==> 05-07 <==
==> flow/design.v <==
module gainBal (
    input  wire             clk,
    input  wire             rstn,
    input  wire             din_val,
    input  wire [255:0]     din,
    input  wire [63:0]      gain,
    input  wire [31:0]      bal,
    output reg              dout_val,
    output reg  [255:0]     dout
);
reg [7:0]  gain_mem[7:0];
reg [7:0]  bal_mem[3:0];
reg [15:0] mult[0:7];
reg [47:0] quot[0:7];
integer i, j, k, l;
always @* begin
    for (l=0; l<8; l=l+1) begin
        gain_mem[l]     = gain[8*l +: 8];
        if (l < 4)
            bal_mem[l]  = bal[8*l +: 8];
    end
end
always @(posedge clk or negedge rstn) begin
    if (!rstn) begin
        for (i=0; i<8; i=i+1) begin
            mult[i] <= 16'd0;
        end
    end
    else begin
        for (i=0; i<4; i=i+1) begin
            mult[2*i  ] <= {{8{gain_mem[2*i  ][7]}}, gain_mem[2*i  ]} * {{8{~bal_mem[i][7]}}, ~bal_mem[i]};
            mult[2*i+1] <= {{8{gain_mem[2*i+1][7]}}, gain_mem[2*i+1]} * {{8{ bal_mem[i][7]}},  bal_mem[i]};
        end
    end
end
always @(posedge clk or negedge rstn) begin
    if (!rstn) begin
        dout_val    <= 1'b0;
        for (j=0; j<8; j=j+1) begin
            quot[j] <= 48'd0;
        end
    end
    else begin
        dout_val    <= din_val;
        for (j=0; j<8; j=j+1) begin
            quot[j] <= {16'd0, din[32*j +:32]} * {{32{mult[j][15]}}, mult[j]};
        end
    end
end
always @* begin
    for (k=0; k<8; k=k+1) begin
        dout[32*k +:32] = quot[k][47:16];
    end
end
endmodule
==> flow/run.sh <==
#!/bin/bash
# the make line also repeats each setting of config.mk as NAME=value (left out here)
make -C /OpenROAD-flow-scripts/flow DESIGN_CONFIG=/design/flow/config.mk WORK_HOME=/design/flow/orfs CLKGATE_MAP_FILE= finish
==> flow/config.mk <==
export PLATFORM = sky130hd
export DESIGN_NAME = gainBal
export DESIGN_NICKNAME = gainBal
export VERILOG_FILES = /design/flow/design.v
export SDC_FILE = /design/flow/constraint.sdc
export NUM_CORES = 4
export LEC_CHECK = 0
export ABC_AREA = 0
export CAP_MARGIN = 5
export CELL_PAD_IN_SITES_GLOBAL_PLACEMENT = 0
export CORE_ASPECT_RATIO = 0.56
export CORE_MARGIN = 2
export CORE_UTILIZATION = 72
export CTS_CLUSTER_DIAMETER = 386
export CTS_CLUSTER_SIZE = 15
export GPL_ROUTABILITY_DRIVEN = 1
export PLACE_DENSITY_LB_ADDON = 0.01
export SETUP_SLACK_MARGIN = 0.58
export SLEW_MARGIN = 10
export TNS_END_PERCENT = 85
==> flow/constraint.sdc <==
create_clock -name core_clock -period 2.01 [get_ports {clk}]
set_input_delay 0.4020 -clock core_clock [delete_from_list [all_inputs] [get_ports {clk}]]
set_output_delay 0.4020 -clock core_clock [all_outputs]
set_load 0.01 [all_outputs]
==> 05-01 (differences from 05-07) <==
- ABC_AREA: 0 -> not set
- CAP_MARGIN: 5 -> 20
- CELL_PAD_IN_SITES_GLOBAL_PLACEMENT: 0 -> not set
- CORE_ASPECT_RATIO: 0.56 -> not set
- CORE_UTILIZATION: 72 -> 40
- CTS_CLUSTER_DIAMETER: 386 -> not set
- CTS_CLUSTER_SIZE: 15 -> not set
- GPL_ROUTABILITY_DRIVEN: 1 -> not set
- HOLD_SLACK_MARGIN: not set -> 0.14
- PLACE_DENSITY_LB_ADDON: 0.01 -> not set
- SETUP_SLACK_MARGIN: 0.58 -> -0.78
- SLEW_MARGIN: 10 -> 20
- TNS_END_PERCENT: 85 -> not set
==> flow/constraint.sdc (replaced) <==
create_clock -name core_clock -period 9.0 [get_ports {clk}]
set_input_delay 1.8000 -clock core_clock [delete_from_list [all_inputs] [get_ports {clk}]]
set_output_delay 1.8000 -clock core_clock [all_outputs]
set_load 0.01 [all_outputs]
==> results <==
Register area: 05-07 0.00968 mm2; 05-01 0.00964 mm2
Met3 track demand over resource: 05-07 0.162; 05-01 0.0236
Number of clock buffers in the layout: 05-07 29; 05-01 86
Multi-input logic portion of the cell area: 05-07 0.683; 05-01 0.731
Count of non-CTS buffers in the layout: 05-07 3180; 05-01 1209
Cell Area, Placed: 05-07 0.186 mm2; 05-01 0.172 mm2
Nets: 05-07 25300; 05-01 23400
RSZ-0062 raised after global routing: 05-07 yes; 05-01 no
Fill cells: 05-07 10700; 05-01 38100
Class of the worst hold path: 05-07 in2reg; 05-01 reg2reg
Worst Hold Depth: 05-07 1; 05-01 4
Taps Inserted: 05-07 2925; 05-01 5197
Area of the chip: 05-07 0.222 mm2; 05-01 0.397 mm2
Top Usage Layer GRT: 05-07 met1; 05-01 met2
Bufs and invs on worst path: 05-07 7; 05-01 6
Log Warnings: 05-07 30; 05-01 26
Result of the run: 05-07 failed layout checks; 05-01 complete, no violations
Reasons for failing layout checks: 05-07 setup timing; 05-01 -
Total of hold buffers inserted after clock tree synthesis: 05-07 1; 05-01 0
